### design.v
module calculator(
	input newkey,
	input [4:0] keycode,
	input clk,
	input rst,
	output reg [19:0] x,
	output reg led							 
	);
	localparam PLUS = 1'd0;					 
	localparam TIMES = 1'd1;				 
	localparam CLEAR20 = 20'd0;				 
	localparam CLEAR2 = 2'd0;				 
	localparam CLEAR1 = 1'd0;				 
	reg [19:0] y;
	reg op;
	reg [19:0] nextX;
	reg [19:0] nextY;
	reg nextOp;
	reg nextLED;
	reg [2:0] select;
	wire [19:0] sum;
	wire [19:0] product;
	wire [19:0] result;
	wire [19:0] ovp;						 
	wire ovs;								 
	always @ (posedge clk)
		begin
			if (rst)
				begin
					x <= CLEAR20;
					y <= CLEAR20;
					op <= CLEAR1;
					led <= CLEAR1;
				end
			else
				begin
					x <= nextX;
					y <= nextY;
					op <= nextOp;
					led <= nextLED;
				end
		end
  always @ (select, x, y, op, led, result, ovp, ovs, keycode)
		case(select)
			3'd0:						 
				begin
              		nextX = x;
					nextY = y;
					nextOp = op;
					nextLED = led;
				end
			3'd1:						 
				begin
              		nextX = CLEAR20;
					nextY = x;
					nextOp = PLUS;
					nextLED = CLEAR1;
				end
			3'd2:						 
				begin
              		nextX = CLEAR20;
					nextY = x;
					nextOp = TIMES;
					nextLED = CLEAR1;
				end
			3'd3:						 
				begin
              		nextX = result;
					nextY = y;
					nextOp = op;
					nextLED = op ? (ovp != 0) : ovs;
				end	
			3'd4:						 
				begin
              		nextX = CLEAR20;
					nextY = CLEAR20;
					nextOp = CLEAR1;				 
					nextLED = CLEAR1;
				end
			3'd7:						 
				begin
              		nextX = {x[15:0],keycode[3:0]};	 
					nextY = y;
					nextOp = op;
					nextLED = CLEAR1;
				end
			default:					 
				begin
              		nextX = x;
					nextY = y;
					nextOp = op;
					nextLED = led;
				end
		endcase
	always @ (newkey, keycode)
		begin
			if(!newkey)	select <= 3'd0;				 
			else if(keycode[4]) select <= 3'd7;		 
			else select <= keycode[2:0];			 
		end
	assign result = op ? product : sum;				 
	assign {ovp, product} = x * y;					 
	assign {ovs, sum} = x + y;						 
endmodule	
### run.sh
#!/bin/bash
# the make line also repeats each setting of config.mk as NAME=value (left out here)
make -C /OpenROAD-flow-scripts/flow DESIGN_CONFIG=/design/flow/config.mk WORK_HOME=/design/flow/orfs CLKGATE_MAP_FILE= finish
### config.mk
export PLATFORM = sky130hd
export DESIGN_NAME = calculator
export DESIGN_NICKNAME = calculator
export VERILOG_FILES = /design/flow/design.v
export SDC_FILE = /design/flow/constraint.sdc
export NUM_CORES = 4
export LEC_CHECK = 0
export ABC_AREA = 1
export CAP_MARGIN = 20
export CORE_MARGIN = 2
export CORE_UTILIZATION = 72
export CTS_CLUSTER_DIAMETER = 371
export CTS_CLUSTER_SIZE = 100
export PLACE_DENSITY = 0.41
export SLEW_MARGIN = 20
### constraint.sdc
create_clock -name core_clock -period 9.39 [get_ports {clk}]
set_input_delay 1.8780 -clock core_clock [delete_from_list [all_inputs] [get_ports {clk}]]
set_output_delay 1.8780 -clock core_clock [all_outputs]
set_load 0.01 [all_outputs]
==> summary.txt, run 1 <==
DR vias -> 15688
Max clock buf depth -> 2
Hold EP -> led
Top cells by area -> fa_1, nand2_1, inv_1
Int Pwr -> 523 uW
Setup Skew -> 8.82 ps
TritonRoute pass-1 iters -> 6
Slew headroom -> 0.208
number of I/O pins -> 29
HP Class -> reg -> reg
R2R Path Start -> x[12]
Flop pwr share -> 0.254
heaviest power group -> combinational cells
clock buffer count from CTS -> 5
syn avg cell area -> 7.02 um^2
Async S/R FF share, synth -> 0
vias per inst -> 5.70
hold path startpoint -> led
cell total in the yosys stat output -> 2472
WHS Path Cells -> 2
Final WS setup -> 2220 ps
run status -> complete, no violations
Log Warnings -> 28
top cells by count -> nand2_1, inv_1, fa_1
Psw -> 569 uW
crit path from -> x[12]
DR WL/cell -> 18.6 um
yosys adder share -> 0.493
Mapped Nets -> 2971
P_comb -> 629 uW
dominant register cell -> dfxtp_1
XOR-XNOR Cells, Area Fraction -> 0.0111
Syn Std Cell Area -> 0.0173 mm^2
die width -> 159 um
CP endpoint -> led
YS warnings -> 1
Sw Share -> 0.521
max-cap violations -> 0
Setup crit end kind -> flop
Distinct cells, synth -> 49
critical path's top delay family -> adder cells
power per cell area -> 60.9 mW/mm^2
internal reg-to-reg setup slack -> 2220 ps
CTS tree -> built
Root Driver -> clkbuf_16
hold_buf cts -> 0
clk pwr -> 186 uW
Final Hold Viols -> 0
flops out of synthesis -> 42
leakage power -> 10.4 nW
data required time of the worst path -> 9560 ps
Gate Area -> 0.0135 mm^2
htree depth -> 2
Compound-Gate Fraction of Synth Area -> 0.0534
Post-synth EDFFs -> 0
vias in the first global route -> 16221
worst slack, placed -> 2220 ps
Setup CP Type -> reg -> reg
Worst-Margin Slew -> 1190 ps
std cell rows -> 56
# fillers -> 1740
first-pass GRT wire length -> 82500 um
Most common cell on crit path -> nand2_1
Top non-seq family -> adder cells
Remaining DRCs -> 0
crit share post-route -> 0.764
initial antenna violation count -> 0
fp_density -> 0.737
yosys stat area -> 0.0173 mm^2
CP peak stage delay -> 1090 ps
biggest area consumer among synthesized cells -> fa_1
DRT iter0 DRCs -> 1635
Startpoint Class -> flop
core area -> 0.0235 mm^2
FF-to-FF End -> led
postcts setup bufs -> 0
fmax -> 0.139 GHz
slowest CP cell -> dfxtp_1
Final Net Count -> 2930
CP arrival -> 7340 ps
drt total wl -> 51100 um
min cycle time layout -> 7170 ps
post-route ant nets -> 0
largest net degree at the start of global routing -> 26
chip height -> 159 um
DIE AREA -> 0.0253 mm^2
Seq. pwr -> 277 uW
post_cts resized -> 0
top cell type by instance count after synthesis -> nand2_1
dpl hpwl -> 41400 um
Mapped Cells -> 2472
peak supply drop -> 67.6 uV
clock latency (worst-skew pair) -> 300 ps
Overall Global Routing Usage -> 0.416
placer congestion estimate -> 0.996
setup_tns -> 0 ps
grt ovf -> 0
Inserted Diodes -> 0
Setup Viol. Count Final -> 0
Reg area -> 842 um^2
Clock Sinks -> 42
number of max-slew violations in the final report -> 0
Levels on crit path -> 30
Layout area overhead -> 3.46%
RSZ-0062 raised after global routing -> false
Critical path buffers and inverters -> 7
Max FO, Critical Path -> 24
reg2reg path depth -> 30
combinational fraction of design power -> 0.576
Seq share, synth -> 0.0485
Clock power frac -> 0.170
Largest type area fraction -> 0.371
clock transition at the registers of the reported paths -> 70 ps
Mux area share -> 0
Simple Share, Synth -> 0.224
number of buffers added on ports -> 28
-- routing by layer --
metal	vias to the layer above	GRT usage	share of wire
met4	0	0.229	0.067
li1	7064	-	-
met2	1061	0.681	0.46
met5	-	0	0
met3	257	0.0802	0.11
met1	7306	0.524	0.36
-- layout make-up --
type,count,area share
multi-input cells,1650,0.755
inverters,683,0.143
flip-flops and latches,42,0.0469
repair buffers,49,0.0244
well taps,319,0.0222
clock buffers,5,0.00697
clock inverters,3,0.00119
-- metrics by stage --
stage	area [um^2]	hold WS (ps)	power, mW	util	std cells
global placement	17800	472	0.866	0.756	2743
floorplan	17300	487	0.660	-	2472
CTS	17900	487	1.07	0.762	2751
global route	17900	522	1.15	0.762	2751
detailed placement	17800	477	0.884	0.756	2743
finish	17900	493	1.09	0.762	2751
==> inputs of run 2 (changes only) <==
PLACE_DENSITY = 0.83   (was 0.41)
clock period = 9.24 ns   (was 9.39 ns; I/O delays follow)
==> run 2 against run 1 <==
Critical path type unchanged. Via count fell by 0.69%. Clock skew grew 4.9 ps. Highest routed layer unchanged. Routed wire length down 0.73%. Fmax down 0.76%. Largest power group unchanged. Count of clock-buffer cells in the layout stayed put.
==> summary.txt, run 2 <==
heaviest power group -> combinational cells
flops out of synthesis -> 42
yosys adder share -> 0.493
Reg area -> 842 um^2
yosys stat area -> 0.0173 mm^2
post_cts resized -> 0
clk pwr -> 247 uW
combinational fraction of design power -> 0.551
final instance area -> 0.0180 mm^2
Mapped Nets -> 2971
Int Pwr -> 587 uW
Setup Skew -> 13.7 ps
Levels on crit path -> 30
Mapped Cells -> 2472
Async S/R FF share, synth -> 0
peak supply drop -> 88.4 uV
die width -> 159 um
first-pass GRT wire length -> 83000 um
RSZ-0062 raised after global routing -> false
Root Driver -> clkbuf_16
dpl cell area -> 0.0178 mm^2
dominant register cell -> dfxtp_1
Setup CP Type -> reg -> reg
CTS tree -> built
WHS Path Cells -> 2
critical path's top delay family -> adder cells
Top non-seq family -> adder cells
Gate Area -> 0.0135 mm^2
HP Class -> reg -> reg
Setup Viol. Count Final -> 0
GR Util met1 -> 0.536
dpl hpwl -> 41300 um
P_comb -> 645 uW
Log Warnings -> 26
Setup crit end kind -> flop
core area -> 0.0235 mm^2
crit path from -> x[9]
number of buffers added on ports -> 28
Psw -> 582 uW
number of max-slew violations in the final report -> 0
DRT iter0 DRCs -> 1555
top cells by count -> nand2_1, inv_1, fa_1
post-route ant nets -> 0
placer congestion estimate -> 1.00
drt total wl -> 50700 um
Seq share, synth -> 0.0485
DR WL/cell -> 18.4 um
clock latency (worst-skew pair) -> 300 ps
syn avg cell area -> 7.02 um^2
clock buffer count from CTS -> 5
CP endpoint -> led
data required time of the worst path -> 9400 ps
std cell rows -> 56
Final Hold Viols -> 0
biggest area consumer among synthesized cells -> fa_1
clock transition at the registers of the reported paths -> 80 ps
R2R Path Start -> x[9]
Distinct cells, synth -> 49
largest net degree at the start of global routing -> 26
Critical path buffers and inverters -> 7
top cell type by instance count after synthesis -> nand2_1
Mux area share -> 0
YS warnings -> 1
Flop pwr share -> 0.237
crit share post-route -> 0.782
grt ovf -> 0
chip height -> 159 um
hold_buf cts -> 0
cell total in the yosys stat output -> 2472
Startpoint Class -> flop
postcts setup bufs -> 0
Top cells by area -> fa_1, nand2_1, inv_1
DIE AREA -> 0.0253 mm^2
Largest type area fraction -> 0.371
Max FO, Critical Path -> 24
TritonRoute pass-1 iters -> 6
Overall Global Routing Usage -> 0.416
Clock power frac -> 0.211
CP arrival -> 7390 ps
slowest CP cell -> dfxtp_1
internal reg-to-reg setup slack -> 2010 ps
Slew headroom -> 0.208
Simple Share, Synth -> 0.224
Sw Share -> 0.498
max-cap violations -> 0
Post-synth EDFFs -> 0
GR Util met3 -> 0.0701
# fillers -> 1793
Worst-Margin Slew -> 1190 ps
vias per inst -> 5.65
Syn Std Cell Area -> 0.0173 mm^2
Remaining DRCs -> 0
FF-to-FF End -> led
Compound-Gate Fraction of Synth Area -> 0.0534
fmax -> 0.138 GHz
Max clock buf depth -> 2
fp_density -> 0.737
Seq. pwr -> 278 uW
met2 usage -> 0.695
initial antenna violation count -> 0
min cycle time layout -> 7230 ps
Final Net Count -> 2935
power per cell area -> 64.9 mW/mm^2
hold path startpoint -> led
Inserted Diodes -> 0
setup_tns -> 0 ps
reg2reg path depth -> 30
CP peak stage delay -> 1120 ps
vias in the first global route -> 16133
run status -> complete, no violations
GRT Max-Usage Layer -> met2
leakage power -> 10.4 nW
XOR-XNOR Cells, Area Fraction -> 0.0111
DR vias -> 15579
number of I/O pins -> 29
Clock Sinks -> 42
Most common cell on crit path -> nand2_1
htree depth -> 2
Hold EP -> led
Layout area overhead -> 3.95%
## run 2: through the flow
step	power [mW]	worst slack [ps]	cells	hold slack (ps)	util
floorplan	0.671	3250	2472	487	-
global placement	0.883	2230	2748	496	0.757
detailed placement	0.900	2130	2748	483	0.757
CTS	1.15	2090	2756	493	0.766
global route	1.24	1760	2756	529	0.766
finish	1.17	2010	2756	491	0.766
## run 2: layout make-up
type	count	area share
flip-flops and latches	42	0.0467
repair buffers	54	0.0264
clock buffers	5	0.00694
well taps	319	0.0221
inverters	683	0.142
multi-input cells	1650	0.752
clock inverters	3	0.00382
## run 2: layer usage
| metal | vias up | wire length, um | share of wire |
|---|---|---|---|
| met2 | 924 | 23800 | 0.47 |
| li1 | 7076 | - | - |
| met1 | 7373 | 18600 | 0.37 |
| met4 | 0 | 2710 | 0.053 |
| met3 | 206 | 5570 | 0.11 |
| met5 | - | 0 | 0 |
==> inputs of run 3 (changes only) <==
ABC_AREA = unset   (was 1)
CORE_ASPECT_RATIO = 1.42   (was unset)
CORE_MARGIN = 6   (was 2)
CORE_UTILIZATION = 45   (was 72)
CTS_CLUSTER_DIAMETER = 333   (was 371)
CTS_CLUSTER_SIZE = unset   (was 100)
GPL_ROUTABILITY_DRIVEN = 1   (was unset)
HOLD_SLACK_MARGIN = 0.12   (was unset)
MAX_ROUTING_LAYER = met5   (was unset)
MIN_ROUTING_LAYER = met1   (was unset)
PLACE_DENSITY = unset   (was 0.83)
SETUP_SLACK_MARGIN = 3.13   (was unset)
SLEW_MARGIN = 15   (was 20)
TNS_END_PERCENT = 95   (was unset)
clock period = 13.3 ns   (was 9.24 ns; I/O delays follow)
==> run 3 against run 2 <==
Still clean on timing, DRC and antenna. Clock skew decreased by 3.6 ps. Sequential share of layout area grew 0.22 points. Clock power decreased by about 50%. Register-to-register slack gained 3500 ps. Synthesized area is 5.8% lower. Sequential cell count unchanged. First-iteration DRC count decreased by 49%. Sequential power fell by 41%. Power down 42%. Count of clock-buffer cells in the layout rose by 1. Global-route usage fell by 17 points. Largest cell class unchanged.
==> summary.txt, run 3 <==
run status -> complete, no violations
post_cts resized -> 0
internal reg-to-reg setup slack -> 5530 ps
CP arrival -> 7940 ps
postcts setup bufs -> 0
reg2reg path depth -> 22
Setup crit end kind -> flop
drt total wl -> 49700 um
Simple Share, Synth -> 0.181
number of I/O pins -> 29
heaviest power group -> combinational cells
cell total in the yosys stat output -> 1871
Largest type area fraction -> 0.393
dominant register cell -> dfxtp_1
Int Pwr -> 349 uW
leakage power -> 7.81 nW
CP endpoint -> led
hold path startpoint -> x[1]
Final Net Count -> 2329
XOR-XNOR Cells, Area Fraction -> 0.0209
DRT iter0 DRCs -> 789
Sw Share -> 0.483
Layout area overhead -> 5.09%
Root Driver -> clkbuf_16
vias in the first global route -> 14252
power per cell area -> 39.2 mW/mm^2
chip height -> 239 um
dpl hpwl -> 40200 um
HP Class -> reg -> reg
WHS Path Cells -> 2
syn avg cell area -> 8.74 um^2
Setup CP Type -> reg -> reg
Setup Skew -> 10.1 ps
Psw -> 325 uW
fp_density -> 0.460
die width -> 172 um
Slew headroom -> 0.307
Max FO, Critical Path -> 21
Distinct cells, synth -> 81
clk pwr -> 124 uW
Clock power frac -> 0.183
top cells by count -> inv_1, fa_1, nand2_1
crit-path cells -> nand2_1, fa_1, inv_1, fa_1, inv_1, fa_1, inv_1, fa_1, fa_1, fa_1, inv_1, fa_1, inv_1, ha_1, a21oi_1, o21ai_0, a2111o_1, a31oi_2, xnor2_1, or4_4, nor4_2, a21oi_1
Critical path buffers and inverters -> 5
DR vias -> 13096
clock buffer count from CTS -> 5
largest net degree at the start of global routing -> 35
core area -> 0.0355 mm^2
yosys adder share -> 0.523
number of buffers added on ports -> 28
Final WS setup -> 5530 ps
Overall Global Routing Usage -> 0.248
vias per inst -> 5.71
data required time of the worst path -> 13460 ps
Most common cell on crit path -> fa_1
YS warnings -> 1
R2R Path Start -> y[2]
Remaining DRCs -> 0
P_comb -> 386 uW
DIE AREA -> 0.0411 mm^2
slowest CP cell -> dfxtp_1
worst slack, placed -> 5570 ps
critical path's top delay family -> adder cells
initial antenna violation count -> 0
fmax -> 0.129 GHz
setup_tns -> 0 ps
Top cells by area -> fa_1, ha_1, and2_1
hold_buf cts -> 0
Mux area share -> 0.00628
top cell type by instance count after synthesis -> inv_1
Startpoint Class -> flop
flops out of synthesis -> 42
DR WL/cell -> 21.7 um
TritonRoute pass-1 iters -> 5
Seq. pwr -> 164 uW
number of max-slew violations in the final report -> 0
crit path from -> y[2]
Mapped Nets -> 2370
Compound-Gate Fraction of Synth Area -> 0.115
CTS tree -> built
Async S/R FF share, synth -> 0
Seq share, synth -> 0.0514
post-route ant nets -> 0
FF-to-FF End -> led
htree depth -> 2
max-cap violations -> 0
placer congestion estimate -> 0.936
Syn Std Cell Area -> 0.0163 mm^2
Max clock buf depth -> 2
Setup Viol. Count Final -> 0
Clock Sinks -> 42
grt ovf -> 0
Worst-Margin Slew -> 1040 ps
Post-synth EDFFs -> 0
peak supply drop -> 47.2 uV
crit share post-route -> 0.585
combinational fraction of design power -> 0.573
Mapped Cells -> 1871
Final Power -> 674 uW
clock transition at the registers of the reported paths -> 60 ps
first-pass GRT wire length -> 79000 um
CP peak stage delay -> 930 ps
biggest area consumer among synthesized cells -> fa_1
Top non-seq family -> adder cells
Log Warnings -> 26
Flop pwr share -> 0.243
Inserted Diodes -> 0
Levels on crit path -> 22
RSZ-0062 raised after global routing -> false
min cycle time layout -> 7770 ps
yosys stat area -> 0.0163 mm^2
Hold EP -> x[1]
std cell rows -> 82
Final Hold Viols -> 0
clock latency (worst-skew pair) -> 290 ps
[run 3: area by class of cell]
cell class	count	area (um^2)
inverter	326	1220
multi-input combinational	1391	13800
sequential	42	841
fill	3523	18300
clock inverter	2	13.8
clock buffer	6	129
tap	462	578
timing repair buffer	64	551
[run 3: per-layer routing]
metal / track usage / part of all wire
met1: 0.278 / 0.36
met2: 0.458 / 0.54
met3: 0.0137 / 0.037
met4: 0.140 / 0.067
met5: 0 / 0
[run 3: metrics by stage]
stage | instances | hold WS [ps] | cell area (um^2) | utilization
floorplan | 1871 | 535 | 16300 | -
global placement | 2285 | 537 | 17000 | 0.480
detailed placement | 2285 | 544 | 17000 | 0.480
CTS | 2293 | 559 | 17200 | 0.484
global route | 2293 | 607 | 17200 | 0.484
finish | 2293 | 561 | 17200 | 0.484
==> inputs of run 4 (changes only) <==
CELL_PAD_IN_SITES_GLOBAL_PLACEMENT = 1   (was unset)
CORE_ASPECT_RATIO = unset   (was 1.42)
CORE_MARGIN = 2   (was 6)
CORE_UTILIZATION = 40   (was 45)
CTS_CLUSTER_DIAMETER = unset   (was 333)
GPL_ROUTABILITY_DRIVEN = unset   (was 1)
HOLD_SLACK_MARGIN = unset   (was 0.12)
MAX_ROUTING_LAYER = unset   (was met5)
MIN_ROUTING_LAYER = unset   (was met1)
SETUP_SLACK_MARGIN = unset   (was 3.13)
SLEW_MARGIN = 20   (was 15)
TNS_END_PERCENT = unset   (was 95)
clock period = 10.3 ns   (was 13.3 ns; I/O delays follow)
==> run 4 against run 3 <==
Sequential power up 34%. Core utilization down 5.8 points. Sequential cell count unchanged. Critical path depth up 1. Sequential share of layout area about the same. Synthesized cell count unchanged. Via count down 2.1%. Hold slack worse by 61 ps. Worst setup slack worse by 3100 ps. Critical path type unchanged.
==> summary.txt, run 4 <==
run status -> complete, no violations
Compound-Gate Fraction of Synth Area -> 0.115
slowest CP cell -> dfxtp_1
Clock power frac -> 0.203
number of I/O pins -> 29
wl on met1 -> 23200 um
heaviest power group -> combinational cells
Startpoint Class -> flop
Mux area share -> 0.00628
clk pwr -> 182 uW
RSZ-0062 raised after global routing -> false
leakage power -> 7.81 nW
dpl hpwl -> 41600 um
Reg area -> 843 um^2
Hold EP -> x[0]
Setup Viol. Count Final -> 0
# fillers -> 4152
largest net degree at the start of global routing -> 35
top cells by count -> inv_1, fa_1, nand2_1
yosys stat area -> 0.0163 mm^2
hold path startpoint -> x[0]
dominant register cell -> dfxtp_1
cell total in the yosys stat output -> 1871
fmax -> 0.126 GHz
grt ovf -> 0
TritonRoute pass-1 iters -> 6
Mapped Cells -> 1871
Setup Skew -> 19.1 ps
setup_tns -> 0 ps
crit-path cells -> buf_4, ha_1, fa_1, inv_1, fa_1, fa_1, inv_1, fa_1, fa_1, fa_1, inv_1, fa_1, inv_1, ha_1, nand3_1, or4b_1, and3b_1, a21oi_1, mux2i_1, a211oi_1, or4_4, nor4_2, a21oi_1
Post-synth EDFFs -> 0
met3 WL -> 2260 um
YS warnings -> 1
Sw Share -> 0.497
DIE AREA -> 0.0425 mm^2
first-pass GRT wire length -> 83300 um
biggest area consumer among synthesized cells -> fa_1
Gate Area -> 0.0138 mm^2
hold_buf cts -> 0
CP endpoint -> led
reg2reg path depth -> 23
number of buffers added on ports -> 28
Final Power -> 899 uW
std cell rows -> 74
Mapped Nets -> 2370
Seq share, synth -> 0.0514
Log Warnings -> 26
CTS tree -> built
crit share post-route -> 0.769
core area -> 0.0406 mm^2
postcts setup bufs -> 0
R2R Path Start -> x[7]
highest routed layer -> met4
vias per inst -> 5.43
Distinct cells, synth -> 81
Top non-seq family -> adder cells
Flop pwr share -> 0.245
max-cap violations -> 0
post-route ant nets -> 0
Most common cell on crit path -> fa_1
Root Driver -> clkbuf_16
Worst-Margin Slew -> 1090 ps
Setup CP Type -> reg -> reg
P_comb -> 497 uW
data required time of the worst path -> 10510 ps
placer congestion estimate -> 0.853
Layout area overhead -> 5.68%
Slew headroom -> 0.272
Async S/R FF share, synth -> 0
WHS Path Cells -> 2
die width -> 206 um
syn avg cell area -> 8.74 um^2
HP Class -> reg -> reg
CP arrival -> 8120 ps
Final Hold Viols -> 0
DR vias -> 12821
Max FO, Critical Path -> 13
DRT iter0 DRCs -> 828
Critical path buffers and inverters -> 5
fp_density -> 0.403
Seq. pwr -> 220 uW
Max clock buf depth -> 2
met2 WL -> 25600 um
number of max-slew violations in the final report -> 0
min cycle time layout -> 7920 ps
Psw -> 446 uW
critical path's top delay family -> adder cells
Largest type area fraction -> 0.393
Top cells by area -> fa_1, ha_1, and2_1
Syn Std Cell Area -> 0.0163 mm^2
DR WL/cell -> 22.3 um
post_cts resized -> 0
Setup crit end kind -> flop
htree depth -> 2
Clock Sinks -> 42
top cell type by instance count after synthesis -> inv_1
clock latency (worst-skew pair) -> 310 ps
vias in the first global route -> 13899
yosys adder share -> 0.523
Simple Share, Synth -> 0.181
drt total wl -> 52800 um
internal reg-to-reg setup slack -> 2380 ps
combinational fraction of design power -> 0.552
crit path from -> x[7]
FF-to-FF End -> led
Remaining DRCs -> 0
flops out of synthesis -> 42
Final Net Count -> 2328
Int Pwr -> 453 uW
CP peak stage delay -> 860 ps
XOR-XNOR Cells, Area Fraction -> 0.0209
Inserted Diodes -> 0
chip height -> 206 um
peak supply drop -> 57.6 uV
clock transition at the registers of the reported paths -> 90 ps
Levels on crit path -> 23
initial antenna violation count -> 0
power per cell area -> 52.1 mW/mm^2
clock buffer count from CTS -> 5
Overall Global Routing Usage -> 0.263
-- run 4: through the flow --
| step | util | hold slack [ps] | instances | setup slack [ps] | area, um^2 |
|---|---|---|---|---|---|
| floorplan | - | 535 | 1871 | 3400 | 16300 |
| global placement | 0.422 | 479 | 2354 | 2530 | 17100 |
| detailed placement | 0.422 | 479 | 2354 | 2450 | 17100 |
| CTS | 0.426 | 503 | 2362 | 2430 | 17300 |
| global route | 0.426 | 536 | 2362 | 2060 | 17300 |
| finish | 0.426 | 501 | 2362 | 2380 | 17300 |
-- run 4: layout make-up --
class,instances,share of cell area
inverter,326,0.0708
multi-input combinational,1391,0.801
clock buffer,5,0.00724
clock inverter,3,0.00167
sequential,42,0.0488
timing repair buffer,63,0.0314
tap,532,0.0385
-- run 4: metal layers --
layer  global-route usage  vias up
met5                    0        -
met4               0.0837        0
met3               0.0243       81
met2                0.445      327
met1                0.354     6555
li1                     -     5858
==> inputs of run 5 (changes only) <==
CELL_PAD_IN_SITES_GLOBAL_PLACEMENT = unset   (was 1)
CORE_UTILIZATION = 72   (was 40)
CTS_CLUSTER_SIZE = 25   (was unset)
PLACE_DENSITY_LB_ADDON = 0.01   (was unset)
clock period = 5.94 ns   (was 10.3 ns; I/O delays follow)
==> run 5 against run 4 <==
The layout now fails its checks (setup timing). Clock power is about 80% higher. Global-route usage is 23 points higher. Sequential cell count stayed put. Critical endpoint unchanged. Largest power group unchanged.
==> summary.txt, run 5 <==
CP endpoint -> led
first-pass GRT wire length -> 89900 um
syn avg cell area -> 8.74 um^2
Mapped Cells -> 1871
Mux area share -> 0.00628
slowest CP cell -> fa_1
RSZ-0062 raised after global routing -> true
leakage power -> 9.31 nW
XOR-XNOR Cells, Area Fraction -> 0.0209
yosys adder share -> 0.523
DRT iter0 DRCs -> 3533
fp_density -> 0.729
clk pwr -> 328 uW
setup_tns -> -8020 ps
Final Net Count -> 2593
Max clock buf depth -> 2
placer congestion estimate -> 0.981
initial antenna violation count -> 6
YS warnings -> 1
min cycle time layout -> 7600 ps
hold path startpoint -> x[6]
Top cells by area -> fa_1, ha_1, and2_1
Log Warnings -> 29
Setup CP Type -> reg -> reg
fmax -> 0.132 GHz
Clock power frac -> 0.167
Non-Filler Instances -> 2386
Largest type area fraction -> 0.393
Syn Std Cell Area -> 0.0163 mm^2
hold_buf cts -> 0
FF-to-FF End -> led
Final Hold Viols -> 0
Slew headroom -> 0.182
Cells after DPL -> 2340
largest net degree at the start of global routing -> 34
Max FO, Critical Path -> 5
Int Pwr -> 994 uW
Psw -> 969 uW
Seq. pwr -> 357 uW
Setup Skew -> 11.1 ps
Layout area overhead -> 21.3%
die width -> 155 um
Hold EP -> y[6]
data required time of the worst path -> 6150 ps
heaviest power group -> combinational cells
clock transition at the registers of the reported paths -> 90 ps
max-cap violations -> 0
cell total in the yosys stat output -> 1871
# fillers -> 975
Most common cell on crit path -> fa_1
worst slack, placed -> -967 ps
chip height -> 155 um
clock buffer count from CTS -> 5
CP peak stage delay -> 630 ps
biggest area consumer among synthesized cells -> fa_1
crit share post-route -> 1.28
dpl hpwl -> 42800 um
DR vias -> 16929
Startpoint Class -> flop
peak supply drop -> 142 uV
number of buffers added on ports -> 28
combinational fraction of design power -> 0.651
run status -> complete, but fails checks
yosys stat area -> 0.0163 mm^2
Setup Viol. Count Final -> 12
Root Driver -> clkbuf_16
DIE AREA -> 0.0239 mm^2
CTS tree -> built
dominant register cell -> dfxtp_1
flops out of synthesis -> 42
R2R Path Start -> x[14]
HP Class -> reg -> reg
drt total wl -> 68500 um
Clock Sinks -> 42
number of max-slew violations in the final report -> 0
post-route ant nets -> 0
Compound-Gate Fraction of Synth Area -> 0.115
layout violations -> setup timing
std cell rows -> 55
Flop pwr share -> 0.182
P_comb -> 1.28 mW
critical path's top delay family -> adder cells
Seq share, synth -> 0.0514
Overall Global Routing Usage -> 0.495
core area -> 0.0224 mm^2
reg2reg path depth -> 25
vias per inst -> 7.10
Simple Share, Synth -> 0.181
WHS Path Cells -> 1
Final WS setup -> -1660 ps
clock latency (worst-skew pair) -> 320 ps
top cell type by instance count after synthesis -> inv_1
internal reg-to-reg setup slack -> -1660 ps
top cells by count -> inv_1, fa_1, nand2_1
Mapped Nets -> 2370
Setup crit end kind -> flop
Async S/R FF share, synth -> 0
DR WL/cell -> 28.7 um
power per cell area -> 99.0 mW/mm^2
Levels on crit path -> 25
Sw Share -> 0.494
Top non-seq family -> adder cells
htree depth -> 2
Critical path buffers and inverters -> 7
Remaining DRCs -> 0
CP arrival -> 7800 ps
number of I/O pins -> 29
Distinct cells, synth -> 81
grt ovf -> 0
crit path from -> x[14]
Worst-Margin Slew -> 1230 ps
vias in the first global route -> 16927
Post-synth EDFFs -> 0
TritonRoute pass-1 iters -> 22
-- run 5: metal layers --
layer	track usage	vias to the layer above	share of wire
met5	0.0186	-	0.0063
met4	0.399	14	0.12
met3	0.159	876	0.16
met2	0.770	1840	0.42
met1	0.561	7804	0.30
li1	-	6395	-
-- run 5: metrics by stage --
step                      cell area [um^2]  hold WS [ps]   util  power [mW]
after floorplan                      16400           521      -       0.920
after global placement               18700           647  0.833        1.34
after detailed placement             18700           679  0.833        1.38
after CTS                            19300           619  0.860        1.73
after global routing                 19800           669  0.883        2.01
final                                19800           661  0.884        1.96
-- run 5: repair_timing --
| item | CTS | global route |
|---|---|---|
| pin swaps | 48 | 64 |
| buffers inserted | 16 | 16 |
| gates resized | 97 | 94 |
| cloned | 0 | 1 |
| setup endpoints to repair | 12 | 11 |
-- run 5: area by class of cell --
cell class / instances / area, um^2 / area share
Antenna cell: 6 / 15.0 / 0.000757
Tap cell: 285 / 357 / 0.0180
Clock inverter: 3 / 25.0 / 0.00126
Clock buffer: 5 / 125 / 0.00631
Inverter: 326 / 1230 / 0.0619
Timing Repair Buffer: 328 / 2730 / 0.138
Multi-Input combinational cell: 1391 / 14400 / 0.728
Sequential cell: 42 / 917 / 0.0463
==> inputs of run 6 (changes only) <==
CTS_CLUSTER_DIAMETER = 322   (was unset)
CTS_CLUSTER_SIZE = unset   (was 25)
SETUP_SLACK_MARGIN = -0.55   (was unset)
TNS_END_PERCENT = 40   (was unset)
clock period = 5.73 ns   (was 5.94 ns; I/O delays follow)
==> run 6 against run 5 <==
The layout still fails its checks (setup timing). Critical path type unchanged. Clock power increased by 16%. Combinational power decreased by 4%. Largest cell class unchanged. Non-clock buffer count down 18.
==> summary.txt, run 6 <==
Seq. pwr -> 363 uW
initial antenna violation count -> 2
dpl cell area -> 0.0187 mm^2
HP Class -> reg -> reg
internal reg-to-reg setup slack -> -1720 ps
crit path from -> x[10]
# fillers -> 1139
layout violations -> setup timing
Final WS setup -> -1720 ps
vias per inst -> 6.69
Setup Viol. Count Final -> 13
Seq share, synth -> 0.0514
Non-Filler Instances -> 2362
min cycle time layout -> 7450 ps
placer congestion estimate -> 0.993
WHS Path Cells -> 1
Top non-seq family -> adder cells
YS warnings -> 1
number of max-slew violations in the final report -> 0
power per cell area -> 102 mW/mm^2
drt total wl -> 60200 um
Setup CP Type -> reg -> reg
clock buffer count from CTS -> 5
combinational fraction of design power -> 0.624
number of buffers added on ports -> 28
Top cells by area -> fa_1, ha_1, and2_1
syn avg cell area -> 8.74 um^2
Syn Std Cell Area -> 0.0163 mm^2
Root Driver -> clkbuf_16
Gate Area -> 0.0142 mm^2
Worst-Margin Slew -> 1170 ps
RSZ-0062 raised after global routing -> true
Layout area overhead -> 18.7%
Final Net Count -> 2575
Final Power -> 1.97 mW
htree depth -> 2
DR vias -> 15791
Mapped Cells -> 1871
TritonRoute pass-1 iters -> 20
yosys adder share -> 0.523
Psw -> 922 uW
Compound-Gate Fraction of Synth Area -> 0.115
crit share post-route -> 1.30
peak supply drop -> 119 uV
Slew headroom -> 0.217
flops out of synthesis -> 42
Simple Share, Synth -> 0.181
Levels on crit path -> 24
CP endpoint -> led
CP peak stage delay -> 900 ps
Max clock buf depth -> 2
Reg area -> 905 um^2
critical path's top delay family -> adder cells
clock latency (worst-skew pair) -> 330 ps
dominant register cell -> dfxtp_1
post-route ant nets -> 0
fmax -> 0.134 GHz
hold path startpoint -> x[6]
Most common cell on crit path -> fa_1
clk pwr -> 380 uW
Largest type area fraction -> 0.393
yosys stat area -> 0.0163 mm^2
Clock power frac -> 0.193
final instance area -> 0.0194 mm^2
Setup crit end kind -> flop
first-pass GRT wire length -> 85800 um
data required time of the worst path -> 6000 ps
DR WL/cell -> 25.5 um
largest net degree at the start of global routing -> 35
FF-to-FF End -> led
crit-path cells -> buf_4, nand2_1, fa_1, fa_1, inv_1, fa_1, fa_1, fa_1, fa_1, inv_2, fa_1, inv_2, ha_4, buf_6, and4_4, o21ai_2, nor2b_4, a211o_4, a31oi_4, buf_6, buf_4, nor3_1, o311a_1, a21oi_1
die width -> 155 um
Max FO, Critical Path -> 6
Critical path buffers and inverters -> 7
Mux area share -> 0.00628
Async S/R FF share, synth -> 0
Final Hold Viols -> 0
dpl hpwl -> 43300 um
R2R Path Start -> x[10]
Mapped Nets -> 2370
leakage power -> 9.16 nW
vias in the first global route -> 16403
XOR-XNOR Cells, Area Fraction -> 0.0209
chip height -> 155 um
P_comb -> 1.23 mW
clock transition at the registers of the reported paths -> 80 ps
grt ovf -> 0
biggest area consumer among synthesized cells -> fa_1
Clock Sinks -> 42
CTS tree -> built
hold_buf cts -> 0
Log Warnings -> 30
heaviest power group -> combinational cells
std cell rows -> 55
Cells after DPL -> 2346
Distinct cells, synth -> 81
Post-synth EDFFs -> 0
slowest CP cell -> fa_1
DIE AREA -> 0.0239 mm^2
Setup Skew -> 14.7 ps
Sw Share -> 0.467
number of I/O pins -> 29
reg2reg path depth -> 24
Overall Global Routing Usage -> 0.469
Startpoint Class -> flop
run status -> complete, but fails checks
CP arrival -> 7720 ps
Int Pwr -> 1.05 mW
top cell type by instance count after synthesis -> inv_1
DRT iter0 DRCs -> 2454
top cells by count -> inv_1, fa_1, nand2_1
Flop pwr share -> 0.184
Remaining DRCs -> 0
fp_density -> 0.729
cell total in the yosys stat output -> 1871
core area -> 0.0224 mm^2
max-cap violations -> 0
Hold EP -> y[6]
run 6: stage by stage:
| step | setup slack [ps] | utilization | hold slack, ps | setup TNS (ps) |
|---|---|---|---|---|
| 5_1_grt | -1790 | 0.865 | 683 | -10790 |
| 6_report | -1720 | 0.865 | 691 | -9300 |
| 3_5_place_dp | -1210 | 0.834 | 694 | -5910 |
| 4_1_cts | -998 | 0.851 | 655 | -5850 |
| 3_3_place_gp | -1060 | 0.834 | 674 | -4710 |
| 2_1_floorplan | -919 | - | 521 | -1520 |
run 6: final cells by class:
class,instances,share of cell area
multi-input combinational,1391,0.733
inverter,326,0.0631
clock buffer,6,0.00716
tap,285,0.0184
clock inverter,1,0.00155
timing repair buffer,310,0.130
antenna,1,0.000129
sequential,42,0.0466
run 6: per-layer routing:
| metal | GRT usage | vias up | part of all wire |
|---|---|---|---|
| li1 | - | 6360 | - |
| met1 | 0.543 | 7515 | 0.32 |
| met2 | 0.758 | 1358 | 0.45 |
| met3 | 0.137 | 546 | 0.13 |
| met4 | 0.320 | 12 | 0.093 |
| met5 | 0 | - | 0.0045 |
run 6: what timing repair did:
| action | 4_1_cts | 5_1_grt |
|---|---|---|
| buffers inserted | 8 | 2 |
| pin swaps | 33 | 46 |
| endpoints found under the hold margin | 0 | 0 |
| resized | 54 | 73 |
| setup endpoints to repair | 5 | 9 |
==> inputs of run 7 (changes only) <==
CORE_UTILIZATION = 40   (was 72)
CTS_CLUSTER_DIAMETER = unset   (was 322)
PLACE_DENSITY_LB_ADDON = unset   (was 0.01)
SETUP_SLACK_MARGIN = -0.73   (was -0.55)
TNS_END_PERCENT = unset   (was 40)
clock period = 7.87 ns   (was 5.73 ns; I/O delays follow)
==> run 7 against run 6 <==
Now clean on timing, DRC and antenna. Hold slack worse by 140 ps. Cell count up 1.2%. Via count down 16%. Die size up 78%. Fmax down 1.9%. Largest power group unchanged. Routed wire length down 17%. Global-route usage down 22 points.
==> summary.txt, run 7 <==
combinational fraction of design power -> 0.535
CTS tree -> built
worst slack, placed -> 346 ps
grt ovf -> 0
Sw Share -> 0.460
postcts setup bufs -> 0
Hold EP -> y[19]
Mux area share -> 0.00628
Simple Share, Synth -> 0.181
Startpoint Class -> flop
crit-path cells -> ha_1, inv_1, fa_1, inv_1, fa_1, inv_1, fa_1, inv_1, fa_1, fa_1, fa_1, inv_1, fa_1, inv_1, ha_1, nand3_1, or4b_1, and3b_1, a21oi_1, mux2i_1, a211oi_1, or4_4, nor4_2, a21oi_1
flops out of synthesis -> 42
Mapped Nets -> 2370
clock latency (worst-skew pair) -> 300 ps
yosys stat area -> 0.0163 mm^2
dpl cell area -> 0.0174 mm^2
top cell type by instance count after synthesis -> inv_1
critical path's top delay family -> adder cells
clock transition at the registers of the reported paths -> 70 ps
Final Net Count -> 2356
Flop pwr share -> 0.227
FF-to-FF End -> led
chip height -> 206 um
dominant register cell -> dfxtp_1
largest net degree at the start of global routing -> 34
vias per inst -> 5.53
internal reg-to-reg setup slack -> 280 ps
htree depth -> 2
Distinct cells, synth -> 81
Slew headroom -> 0.347
cell total in the yosys stat output -> 1871
crit share post-route -> 0.965
# fillers -> 4106
Setup Skew -> 7.89 ps
Setup crit end kind -> flop
HP Class -> reg -> reg
hold_buf cts -> 0
DR WL/cell -> 20.9 um
initial antenna violation count -> 0
Levels on crit path -> 24
number of buffers added on ports -> 28
Most common cell on crit path -> fa_1
Critical path buffers and inverters -> 6
CP peak stage delay -> 900 ps
R2R Path Start -> y[6]
heaviest power group -> combinational cells
peak supply drop -> 76.9 uV
Final Hold Viols -> 0
Final Power -> 1.25 mW
Mapped Cells -> 1871
hold path startpoint -> y[19]
Inserted Diodes -> 0
Setup CP Type -> reg -> reg
Int Pwr -> 677 uW
slowest CP cell -> dfxtp_1
Top non-seq family -> adder cells
post_cts resized -> 0
die width -> 206 um
top cells by count -> inv_1, fa_1, nand2_1
data required time of the worst path -> 8060 ps
P_comb -> 671 uW
WHS Path Cells -> 1
Root Driver -> clkbuf_16
Clock Sinks -> 42
Clock power frac -> 0.238
DRT iter0 DRCs -> 1077
yosys adder share -> 0.523
CP arrival -> 7780 ps
syn avg cell area -> 8.74 um^2
Largest type area fraction -> 0.393
Max clock buf depth -> 2
XOR-XNOR Cells, Area Fraction -> 0.0209
power per cell area -> 71.4 mW/mm^2
drt total wl -> 49900 um
vias in the first global route -> 14251
number of I/O pins -> 29
clk pwr -> 298 uW
final instance area -> 0.0176 mm^2
placer congestion estimate -> 0.943
Remaining DRCs -> 0
Log Warnings -> 26
dpl hpwl -> 40400 um
Top cells by area -> fa_1, ha_1, and2_1
Setup Viol. Count Final -> 0
number of max-slew violations in the final report -> 0
reg2reg path depth -> 24
std cell rows -> 74
max-cap violations -> 0
Worst-Margin Slew -> 978 ps
min cycle time layout -> 7590 ps
core area -> 0.0406 mm^2
post-route ant nets -> 0
fmax -> 0.132 GHz
run status -> complete, no violations
leakage power -> 7.99 nW
YS warnings -> 1
TritonRoute pass-1 iters -> 5
clock buffer count from CTS -> 5
Seq share, synth -> 0.0514
first-pass GRT wire length -> 80400 um
crit path from -> y[6]
Psw -> 577 uW
fp_density -> 0.403
DR vias -> 13206
Overall Global Routing Usage -> 0.248
Post-synth EDFFs -> 0
biggest area consumer among synthesized cells -> fa_1
DIE AREA -> 0.0425 mm^2
Max FO, Critical Path -> 21
Compound-Gate Fraction of Synth Area -> 0.115
Final WS setup -> 276 ps
Syn Std Cell Area -> 0.0163 mm^2
fin util -> 0.433
CP endpoint -> led
Layout area overhead -> 7.38%
Async S/R FF share, synth -> 0
Seq. pwr -> 284 uW
## run 7: metal layers
| metal | GRT usage | up-vias | share of wire |
|---|---|---|---|
| met1 | 0.325 | 6742 | 0.43 |
| met5 | 0 | - | 0 |
| met2 | 0.413 | 457 | 0.47 |
| li1 | - | 5912 | - |
| met4 | 0.0793 | 0 | 0.032 |
| met3 | 0.0451 | 95 | 0.071 |
## run 7: final cells by class
class                      count  area, um^2  share of cell area
timing repair buffer          91         778              0.0443
sequential                    42         841              0.0479
multi-input combinational   1391       13800               0.789
tap                          532         666              0.0379
clock buffer                   6         139             0.00791
inverter                     326        1220              0.0697
clock inverter                 2        60.1             0.00342
## run 7: metrics by stage
stage          cells  hold slack (ps)  TNS (ps)
2_1_floorplan   1871              535         0
3_3_place_gp    2382              522         0
3_5_place_dp    2382              525         0
4_1_cts         2390              543         0
5_1_grt         2390              553     -83.5
6_report        2390              546         0
==> inputs of run 8 (changes only) <==
CORE_UTILIZATION = 72   (was 40)
CTS_CLUSTER_DIAMETER = 40   (was unset)
PLACE_DENSITY = 0.35   (was unset)
SETUP_SLACK_MARGIN = 1.65   (was -0.73)
TNS_END_PERCENT = 5   (was unset)
clock period = 5.91 ns   (was 7.87 ns; I/O delays follow)
==> run 8 against run 7 <==
The layout now fails its checks (setup timing). Critical path depth fell by 1. Routed wire length is 5.4% higher. Synthesized cell count unchanged. Sequential power increased by 26%. Worst setup slack lost 1500 ps. Power up 42%. Global-route usage is 19 points higher. Fmax grew 6.9%. Die size down 44%. Non-clock buffer count up 190. Highest routed layer unchanged.
==> summary.txt, run 8 <==
layout violations -> setup timing
min cycle time layout -> 7110 ps
crit share post-route -> 1.20
GRT Max-Usage Layer -> met2
slowest CP cell -> fa_1
syn avg cell area -> 8.74 um^2
Sw Share -> 0.451
number of max-slew violations in the final report -> 0
Most common cell on crit path -> fa_1
Log Warnings -> 33
Mux area share -> 0.00628
grt ovf -> 0
Final WS setup -> -1200 ps
CTS tree -> built
GR Util met1 -> 0.540
final instance area -> 0.0189 mm^2
power per cell area -> 93.7 mW/mm^2
crit-path cells -> nand2_1, fa_1, inv_1, ha_1, inv_1, fa_1, fa_1, fa_1, fa_1, fa_1, inv_1, ha_1, buf_4, and4_1, o21ai_0, nor2b_1, a211o_2, a31oi_1, buf_4, a21oi_1, nor4_1, o311a_1, a21oi_1
Syn Std Cell Area -> 0.0163 mm^2
Clock Sinks -> 42
hold path startpoint -> y[2]
fmax -> 0.141 GHz
htree depth -> 2
number of I/O pins -> 29
CP arrival -> 7300 ps
CP peak stage delay -> 840 ps
std cell rows -> 55
Setup Skew -> 8.13 ps
peak supply drop -> 109 uV
Critical path buffers and inverters -> 5
Top non-seq family -> adder cells
CP endpoint -> led
GR Util met3 -> 0.0941
Seq. pwr -> 357 uW
vias in the first global route -> 15513
fin util -> 0.845
R2R Path Start -> y[15]
vias per inst -> 6.31
critical path's top delay family -> adder cells
yosys stat area -> 0.0163 mm^2
largest net degree at the start of global routing -> 35
chip height -> 155 um
Layout area overhead -> 15.9%
Seq share, synth -> 0.0514
top cells by count -> inv_1, fa_1, nand2_1
Root Driver -> clkbuf_16
Simple Share, Synth -> 0.181
Final Power -> 1.78 mW
yosys adder share -> 0.523
dpl hpwl -> 42100 um
Mapped Nets -> 2370
top cell type by instance count after synthesis -> inv_1
combinational fraction of design power -> 0.602
DIE AREA -> 0.0239 mm^2
Setup CP Type -> reg -> reg
Final Hold Viols -> 0
Psw -> 801 uW
dpl cell area -> 0.0185 mm^2
YS warnings -> 1
biggest area consumer among synthesized cells -> fa_1
setup_tns -> -3700 ps
drt total wl -> 52600 um
Int Pwr -> 974 uW
Post-synth EDFFs -> 0
run status -> complete, but fails checks
DR vias -> 14721
leakage power -> 8.97 nW
DRT iter0 DRCs -> 1535
fp_density -> 0.729
Hold EP -> y[2]
Setup crit end kind -> flop
dominant register cell -> dfxtp_1
Max clock buf depth -> 2
Inserted Diodes -> 0
Mapped Cells -> 1871
Setup Viol. Count Final -> 9
Overall Global Routing Usage -> 0.442
die width -> 155 um
flops out of synthesis -> 42
Top cells by area -> fa_1, ha_1, and2_1
core area -> 0.0224 mm^2
max-cap violations -> 0
TritonRoute pass-1 iters -> 7
Compound-Gate Fraction of Synth Area -> 0.115
Async S/R FF share, synth -> 0
Clock power frac -> 0.197
P_comb -> 1.07 mW
internal reg-to-reg setup slack -> -1200 ps
Slew headroom -> 0.302
Final Net Count -> 2546
WHS Path Cells -> 1
met2 usage -> 0.748
post-route ant nets -> 0
clock transition at the registers of the reported paths -> 70 ps
Max FO, Critical Path -> 6
postcts setup bufs -> 0
hold_buf cts -> 0
reg2reg path depth -> 23
number of buffers added on ports -> 28
crit path from -> y[15]
clk pwr -> 350 uW
Remaining DRCs -> 0
initial antenna violation count -> 1
Flop pwr share -> 0.201
data required time of the worst path -> 6100 ps
RSZ-0062 raised after global routing -> true
Distinct cells, synth -> 81
Worst-Margin Slew -> 1040 ps
heaviest power group -> combinational cells
Levels on crit path -> 23
clock buffer count from CTS -> 5
first-pass GRT wire length -> 81500 um
placer congestion estimate -> 0.948
HP Class -> reg -> reg
DR WL/cell -> 22.5 um
clock latency (worst-skew pair) -> 310 ps
XOR-XNOR Cells, Area Fraction -> 0.0209
FF-to-FF End -> led
cell total in the yosys stat output -> 1871
Startpoint Class -> flop
Largest type area fraction -> 0.393
## run 8: through the flow
stage | instances | worst slack [ps] | hold WS [ps]
6_report | 2332 | -1200 | 642
5_1_grt | 2332 | -1310 | 633
4_1_cts | 2332 | -893 | 623
3_5_place_dp | 2325 | -1060 | 641
3_3_place_gp | 2325 | -919 | 641
2_1_floorplan | 1871 | -739 | 521
## run 8: what timing repair did
| item | in CTS | in global routing |
|---|---|---|
| resized | 52 | 26 |
| setup endpoints to repair | 17 | 17 |
| pin swaps | 8 | 19 |
## run 8: layout make-up
type | instances | area (um^2)
Sequential cell | 42 | 902
Tap cell | 285 | 357
Multi-Input combinational cell | 1391 | 14000
Timing Repair Buffer | 281 | 2250
Inverter | 326 | 1220
Clock inverter | 1 | 30.0
Fill cell | 1259 | 3490
Clock buffer | 6 | 139
## run 8: routing by layer
layer	routed length, um	vias to the layer above
met2	25000	941
li1	-	6292
met3	5460	272
met4	3490	0
met5	0	-
met1	18600	7216
==> inputs of run 9 (changes only) <==
CTS_CLUSTER_DIAMETER = 28   (was 40)
MAX_ROUTING_LAYER = met4   (was unset)
PLACE_DENSITY = 0.79   (was 0.35)
SETUP_SLACK_MARGIN = 2.43   (was 1.65)
TNS_END_PERCENT = unset   (was 5)
clock period = 8.22 ns   (was 5.91 ns; I/O delays follow)
==> run 9 against run 8 <==
The run now finishes clean. Sequential share of layout area rose by 0.37 points. Global-route usage rose by 1.4 points. Sequential cell count did not move. Largest cell class unchanged. Highest routed layer unchanged.
==> summary.txt, run 9 <==
run status -> complete, no violations
Distinct cells, synth -> 81
min cycle time layout -> 6820 ps
Clock power frac -> 0.173
Post-synth EDFFs -> 0
crit path from -> y[3]
crit-path cells -> buf_4, and2_1, fa_1, inv_1, fa_1, fa_1, fa_1, fa_1, fa_1, fa_1, inv_1, ha_2, a21oi_2, buf_4, o2111ai_1, and3b_2, a21oi_4, buf_6, buf_4, a311oi_1, nor4_1, o311a_1, a21oi_1
Async S/R FF share, synth -> 0
dominant register cell -> dfxtp_1
combinational fraction of design power -> 0.613
Sw Share -> 0.487
fin util -> 0.823
yosys adder share -> 0.523
CP peak stage delay -> 600 ps
power per cell area -> 68.3 mW/mm^2
RSZ-0062 raised after global routing -> true
max-cap violations -> 0
reg2reg path depth -> 23
vias per inst -> 6.50
flops out of synthesis -> 42
fp_density -> 0.729
grt ovf -> 0
number of I/O pins -> 29
Compound-Gate Fraction of Synth Area -> 0.115
number of max-slew violations in the final report -> 0
Setup Viol. Count Final -> 0
leakage power -> 8.36 nW
die width -> 155 um
top cell type by instance count after synthesis -> inv_1
Setup Skew -> 18.0 ps
setup_tns -> 0 ps
DR WL/cell -> 24.1 um
DRT iter0 DRCs -> 1612
HP Class -> reg -> reg
CTS tree -> built
number of buffers added on ports -> 28
syn avg cell area -> 8.74 um^2
Non-Filler Instances -> 2201
std cell rows -> 55
Setup crit end kind -> flop
dpl hpwl -> 36900 um
vias in the first global route -> 14617
clock transition at the registers of the reported paths -> 80 ps
cell total in the yosys stat output -> 1871
Worst-Margin Slew -> 956 ps
Critical path buffers and inverters -> 6
Largest type area fraction -> 0.393
DR vias -> 14297
Root Driver -> clkbuf_16
drt total wl -> 53000 um
slowest CP cell -> fa_1
Seq. pwr -> 269 uW
# fillers -> 1342
Final Net Count -> 2412
Flop pwr share -> 0.213
htree depth -> 2
Top non-seq family -> adder cells
crit share post-route -> 0.830
Mapped Nets -> 2370
Log Warnings -> 29
Remaining DRCs -> 0
peak supply drop -> 80.5 uV
Hold EP -> y[17]
CP arrival -> 7080 ps
heaviest power group -> combinational cells
FF-to-FF End -> led
TritonRoute pass-1 iters -> 7
Slew headroom -> 0.361
CP endpoint -> led
placer congestion estimate -> 0.954
Levels on crit path -> 23
Startpoint Class -> flop
Mux area share -> 0.00628
Most common cell on crit path -> fa_1
Setup CP Type -> reg -> reg
biggest area consumer among synthesized cells -> fa_1
core area -> 0.0224 mm^2
Syn Std Cell Area -> 0.0163 mm^2
Clock Sinks -> 42
WHS Path Cells -> 1
P_comb -> 773 uW
YS warnings -> 1
first-pass GRT wire length -> 80500 um
Final WS setup -> 1400 ps
data required time of the worst path -> 8480 ps
post-route ant nets -> 0
DIE AREA -> 0.0239 mm^2
clock buffer count from CTS -> 5
yosys stat area -> 0.0163 mm^2
internal reg-to-reg setup slack -> 1400 ps
Final Hold Viols -> 0
Max clock buf depth -> 2
clk pwr -> 219 uW
Overall Global Routing Usage -> 0.455
Max FO, Critical Path -> 9
XOR-XNOR Cells, Area Fraction -> 0.0209
worst slack, placed -> 709 ps
Cells after DPL -> 2107
Simple Share, Synth -> 0.181
Layout area overhead -> 13.0%
hold_buf cts -> 0
hold path startpoint -> x[17]
Int Pwr -> 648 uW
clock latency (worst-skew pair) -> 320 ps
top cells by count -> inv_1, fa_1, nand2_1
fmax -> 0.147 GHz
R2R Path Start -> y[3]
Psw -> 614 uW
initial antenna violation count -> 2
chip height -> 155 um
Mapped Cells -> 1871
largest net degree at the start of global routing -> 35
Seq share, synth -> 0.0514
critical path's top delay family -> adder cells
Top cells by area -> fa_1, ha_1, and2_1
## run 9: metrics by stage
step / hold WS [ps] / power [mW] / cell area [um^2]
after global placement: 671 / 0.869 / 16900
final: 675 / 1.26 / 18500
after global routing: 679 / 1.31 / 18500
after CTS: 665 / 1.17 / 18000
after floorplan: 521 / 0.670 / 16500
after detailed placement: 665 / 0.881 / 16900
## run 9: area by class of cell
type / instances / area [um^2] / area share
Multi-Input combinational cell: 1391 / 14400 / 0.781
Timing Repair Buffer: 147 / 1380 / 0.0744
Inverter: 326 / 1220 / 0.0662
Sequential cell: 42 / 947 / 0.0513
Tap cell: 285 / 357 / 0.0193
Clock buffer: 5 / 125 / 0.00677
Clock inverter: 3 / 20.0 / 0.00108
Antenna cell: 2 / 5.00 / 0.000271
## run 9: per-layer routing
layer	part of all wire	track usage	routed length [um]	vias to the layer above
met3	0.12	0.103	6310	310
met1	0.35	0.558	18300	6997
met5	0	-	0	-
met4	0.073	0.234	3850	0
met2	0.46	0.713	24500	956
li1	-	-	-	6034
## run 9: what timing repair did
action,CTS,global route
setup endpoints to repair,13,11
setup buffers,65,19
endpoints found under the hold margin,0,0
pin swaps,36,61
gates resized,116,92
==> inputs of run 10 (changes only) <==
CTS_CLUSTER_DIAMETER = 40   (was 28)
HOLD_SLACK_MARGIN = -0.08   (was unset)
PLACE_DENSITY = unset   (was 0.79)
PLACE_DENSITY_LB_ADDON = 0.01   (was unset)
SETUP_SLACK_MARGIN = 1.93   (was 2.43)
TNS_END_PERCENT = 5   (was unset)
clock period = 6.5 ns   (was 8.22 ns; I/O delays follow)
==> run 10 against run 9 <==
The layout now fails its checks (setup timing). Worst setup slack lost 1700 ps. Critical path depth decreased by 4. Synthesized cell count is the same. Design area grew 2.8%. Highest routed layer unchanged.
==> summary.txt, run 10 <==
critical path's top delay family -> adder cells
CP peak stage delay -> 610 ps
initial antenna violation count -> 1
Syn Std Cell Area -> 0.0163 mm^2
dominant register cell -> dfxtp_1
first-pass GRT wire length -> 82400 um
largest net degree at the start of global routing -> 35
data required time of the worst path -> 6700 ps
hold path startpoint -> y[2]
slowest CP cell -> fa_1
number of I/O pins -> 29
chip height -> 155 um
crit path from -> y[9]
fp_density -> 0.729
power per cell area -> 84.9 mW/mm^2
XOR-XNOR Cells, Area Fraction -> 0.0209
yosys stat area -> 0.0163 mm^2
Flop pwr share -> 0.198
post-route ant nets -> 0
Seq share, synth -> 0.0514
DR vias -> 14766
Levels on crit path -> 19
Setup CP Type -> reg -> reg
core area -> 0.0224 mm^2
flops out of synthesis -> 42
peak supply drop -> 100 uV
Compound-Gate Fraction of Synth Area -> 0.115
fin util -> 0.847
top cells by count -> inv_1, fa_1, nand2_1
Distinct cells, synth -> 81
Clock Sinks -> 42
Setup Skew -> 13.2 ps
Post-synth EDFFs -> 0
Log Warnings -> 30
setup_tns -> -350 ps
dpl hpwl -> 42000 um
Setup crit end kind -> flop
Slew headroom -> 0.210
clk pwr -> 289 uW
min cycle time layout -> 6850 ps
DIE AREA -> 0.0239 mm^2
syn avg cell area -> 8.74 um^2
Top non-seq family -> adder cells
TritonRoute pass-1 iters -> 8
leakage power -> 8.93 nW
vias per inst -> 6.37
Startpoint Class -> flop
Most common cell on crit path -> fa_1
heaviest power group -> combinational cells
Simple Share, Synth -> 0.181
Sw Share -> 0.468
R2R Path Start -> y[9]
htree depth -> 2
Mapped Cells -> 1871
drt total wl -> 52100 um
number of buffers added on ports -> 28
layout violations -> setup timing
Root Driver -> clkbuf_16
Final Hold Viols -> 0
P_comb -> 1.00 mW
DRT iter0 DRCs -> 1574
Psw -> 754 uW
# fillers -> 1221
WHS -> 639 ps
CP arrival -> 7050 ps
clock transition at the registers of the reported paths -> 80 ps
std cell rows -> 55
fmax -> 0.146 GHz
combinational fraction of design power -> 0.623
crit-path cells -> buf_4, nand2_1, fa_1, fa_1, fa_1, fa_1, fa_1, fa_1, fa_1, inv_1, ha_1, a21oi_1, o21ai_0, a2111o_1, a31oi_2, xnor2_1, or4_4, nor4_2, a21oi_1
FF-to-FF End -> led
yosys adder share -> 0.523
Mapped Nets -> 2370
cell total in the yosys stat output -> 1871
Worst-Margin Slew -> 1180 ps
vias in the first global route -> 15843
YS warnings -> 1
Final WS setup -> -350 ps
Async S/R FF share, synth -> 0
Mux area share -> 0.00628
Final Net Count -> 2529
reg2reg path depth -> 19
grt ovf -> 0
Clock power frac -> 0.180
internal reg-to-reg setup slack -> -350 ps
Seq. pwr -> 318 uW
RSZ-0062 raised after global routing -> true
CP endpoint -> led
clock latency (worst-skew pair) -> 320 ps
Max FO, Critical Path -> 11
Overall Global Routing Usage -> 0.460
Max clock buf depth -> 2
Hold EP -> y[2]
Critical path buffers and inverters -> 2
Layout area overhead -> 16.2%
WHS Path Cells -> 1
max-cap violations -> 0
crit share post-route -> 1.05
Remaining DRCs -> 0
CTS tree -> built
worst slack, placed -> -450 ps
biggest area consumer among synthesized cells -> fa_1
die width -> 155 um
Largest type area fraction -> 0.393
top cell type by instance count after synthesis -> inv_1
placer congestion estimate -> 0.958
HP Class -> reg -> reg
Int Pwr -> 858 uW
Final Power -> 1.61 mW
DR WL/cell -> 22.5 um
run status -> complete, but fails checks
Top cells by area -> fa_1, ha_1, and2_1
number of max-slew violations in the final report -> 0
clock buffer count from CTS -> 5
Setup Viol. Count Final -> 1
run 10: layer usage:
layer  track usage  vias up  routed length, um  part of all wire
li1              -     6257                  -                 -
met1         0.540     7221              18300              0.35
met2         0.752      970              25200              0.48
met3         0.103      318               5420              0.10
met4         0.225        0               3200             0.061
met5             -        -                  0                 0
run 10: what timing repair did:
item                                    CTS  global route
gates resized                            77            40
endpoints found under the setup margin   16            16
gates cloned                              0             0
endpoints found under the hold margin     0             0
pin swaps                                32            34
setup buffers                             0             4
hold buffers                              0             0
run 10: layout make-up:
type / count / area, um^2 / area share
Antenna cell: 1 / 2.50 / 0.000132
Clock buffer: 6 / 139 / 0.00731
Clock inverter: 2 / 12.5 / 0.000659
Inverter: 326 / 1220 / 0.0644
Multi-Input combinational cell: 1391 / 14200 / 0.748
Sequential cell: 42 / 903 / 0.0476
Tap cell: 285 / 357 / 0.0188
Timing Repair Buffer: 264 / 2140 / 0.113
run 10: metrics by stage:
step / instance area (um^2) / cells
4_1_cts: 18800 / 2312
6_report: 19000 / 2317
2_1_floorplan: 16400 / 1871
5_1_grt: 19000 / 2317
3_3_place_gp: 18300 / 2304
3_5_place_dp: 18300 / 2304
==> inputs of run 11 (changes only) <==
CTS_CLUSTER_DIAMETER = 29   (was 40)
CTS_CLUSTER_SIZE = 50   (was unset)
HOLD_SLACK_MARGIN = -0.1   (was -0.08)
MAX_ROUTING_LAYER = unset   (was met4)
SETUP_SLACK_MARGIN = 0.99   (was 1.93)
TNS_END_PERCENT = 40   (was 5)
clock period = 6.6 ns   (was 6.5 ns; I/O delays follow)
==> run 11 against run 10 <==
Still fails the layout checks on setup timing. Worst setup slack worse by 320 ps. Synthesized cell count did not move. Non-clock buffer count is 3 lower. Sequential cell count unchanged. Clock skew down 3.4 ps. Critical endpoint unchanged. Cell count about the same. Power rose by 5.0%.
==> summary.txt, run 11 <==
setup_tns -> -1050 ps
XOR-XNOR Cells, Area Fraction -> 0.0209
flops out of synthesis -> 42
crit path from -> x[5]
Startpoint Class -> flop
vias in the first global route -> 17046
Log Warnings -> 29
Mapped Nets -> 2370
drt total wl -> 64300 um
DIE AREA -> 0.0239 mm^2
CTS tree -> built
Mapped Cells -> 1871
yosys stat area -> 0.0163 mm^2
post-route ant nets -> 0
fp_density -> 0.729
Mux area share -> 0.00628
P_comb -> 1.08 mW
core area -> 0.0224 mm^2
final instance area -> 0.0192 mm^2
critical path's top delay family -> adder cells
DR vias -> 16181
clk pwr -> 290 uW
Overall Global Routing Usage -> 0.512
R2R Path Start -> x[5]
clock buffer count from CTS -> 5
Setup crit end kind -> flop
number of max-slew violations in the final report -> 0
peak supply drop -> 112 uV
Simple Share, Synth -> 0.181
dpl cell area -> 0.0183 mm^2
Final Net Count -> 2526
run status -> complete, but fails checks
RSZ-0062 raised after global routing -> true
DRT iter0 DRCs -> 2806
Slew headroom -> 0.231
Compound-Gate Fraction of Synth Area -> 0.115
CP peak stage delay -> 680 ps
biggest area consumer among synthesized cells -> fa_1
Int Pwr -> 868 uW
FF-to-FF End -> led
Levels on crit path -> 22
WHS -> 611 ps
Async S/R FF share, synth -> 0
crit-path cells -> buf_4, nand2_1, fa_1, inv_1, fa_1, inv_1, fa_1, inv_1, fa_1, fa_1, fa_1, fa_1, ha_4, a21o_1, a31o_1, a21o_1, a2111o_1, a31oi_2, xnor2_1, or4_4, nor4_2, a21oi_1
Final WS setup -> -667 ps
min cycle time layout -> 7270 ps
Hold EP -> y[2]
Seq share, synth -> 0.0514
Clock power frac -> 0.171
grt ovf -> 0
clock transition at the registers of the reported paths -> 80 ps
combinational fraction of design power -> 0.635
crit share post-route -> 1.10
chip height -> 155 um
cell total in the yosys stat output -> 1871
DR WL/cell -> 27.7 um
Top non-seq family -> adder cells
Most common cell on crit path -> fa_1
Psw -> 825 uW
Sw Share -> 0.487
Setup Skew -> 9.82 ps
Seq. pwr -> 328 uW
heaviest power group -> combinational cells
Distinct cells, synth -> 81
Post-synth EDFFs -> 0
top cells by count -> inv_1, fa_1, nand2_1
number of I/O pins -> 29
leakage power -> 8.95 nW
Worst-Margin Slew -> 1150 ps
clock latency (worst-skew pair) -> 310 ps
yosys adder share -> 0.523
hold_buf cts -> 0
Setup Viol. Count Final -> 7
first-pass GRT wire length -> 92600 um
Critical path buffers and inverters -> 4
YS warnings -> 1
data required time of the worst path -> 6800 ps
internal reg-to-reg setup slack -> -670 ps
CP arrival -> 7470 ps
TritonRoute pass-1 iters -> 20
std cell rows -> 55
Final Hold Viols -> 0
die width -> 155 um
reg2reg path depth -> 22
Final Power -> 1.69 mW
Top cells by area -> fa_1, ha_1, and2_1
hold path startpoint -> y[2]
power per cell area -> 88.3 mW/mm^2
syn avg cell area -> 8.74 um^2
Flop pwr share -> 0.194
Remaining DRCs -> 0
Largest type area fraction -> 0.393
Max FO, Critical Path -> 5
slowest CP cell -> dfxtp_2
dpl hpwl -> 43600 um
number of buffers added on ports -> 28
CP endpoint -> led
htree depth -> 2
initial antenna violation count -> 5
fmax -> 0.138 GHz
largest net degree at the start of global routing -> 34
Clock Sinks -> 42
layout violations -> setup timing
Layout area overhead -> 17.2%
dominant register cell -> dfxtp_1
vias per inst -> 6.98
Setup CP Type -> reg -> reg
Syn Std Cell Area -> 0.0163 mm^2
HP Class -> reg -> reg
top cell type by instance count after synthesis -> inv_1
max-cap violations -> 0
WHS Path Cells -> 1
Max clock buf depth -> 2
placer congestion estimate -> 0.983
Root Driver -> clkbuf_16
-- run 11: layout make-up --
cell class,count,area [um^2]
tap,285,357
fill,1132,3270
antenna,6,15.0
inverter,326,1220
clock buffer,6,139
timing repair buffer,261,2160
multi-input combinational,1391,14400
clock inverter,2,11.3
sequential,42,911
-- run 11: routing by layer --
layer	wire (um)	vias to the layer above	track usage
li1	-	6263	-
met1	19800	7602	0.574
met2	28100	1569	0.811
met3	8960	739	0.181
met4	7120	8	0.368
met5	224	-	0.0207
-- run 11: repair_timing --
item                                   in CTS  in global routing
resized                                   120                 39
setup buffers                              16                  8
cloned                                      0                  0
endpoints found under the hold margin       0                  0
setup endpoints to repair                  14                 14
pin swaps                                  51                 36
-- run 11: through the flow --
step,instances,worst slack (ps),utilization
floorplan,1871,-27.7,-
global placement,2281,-246,0.815
detailed placement,2281,-326,0.815
CTS,2305,-112,0.846
global route,2314,-833,0.854
finish,2319,-667,0.854
Power is estimated from default activity; no workload was simulated.
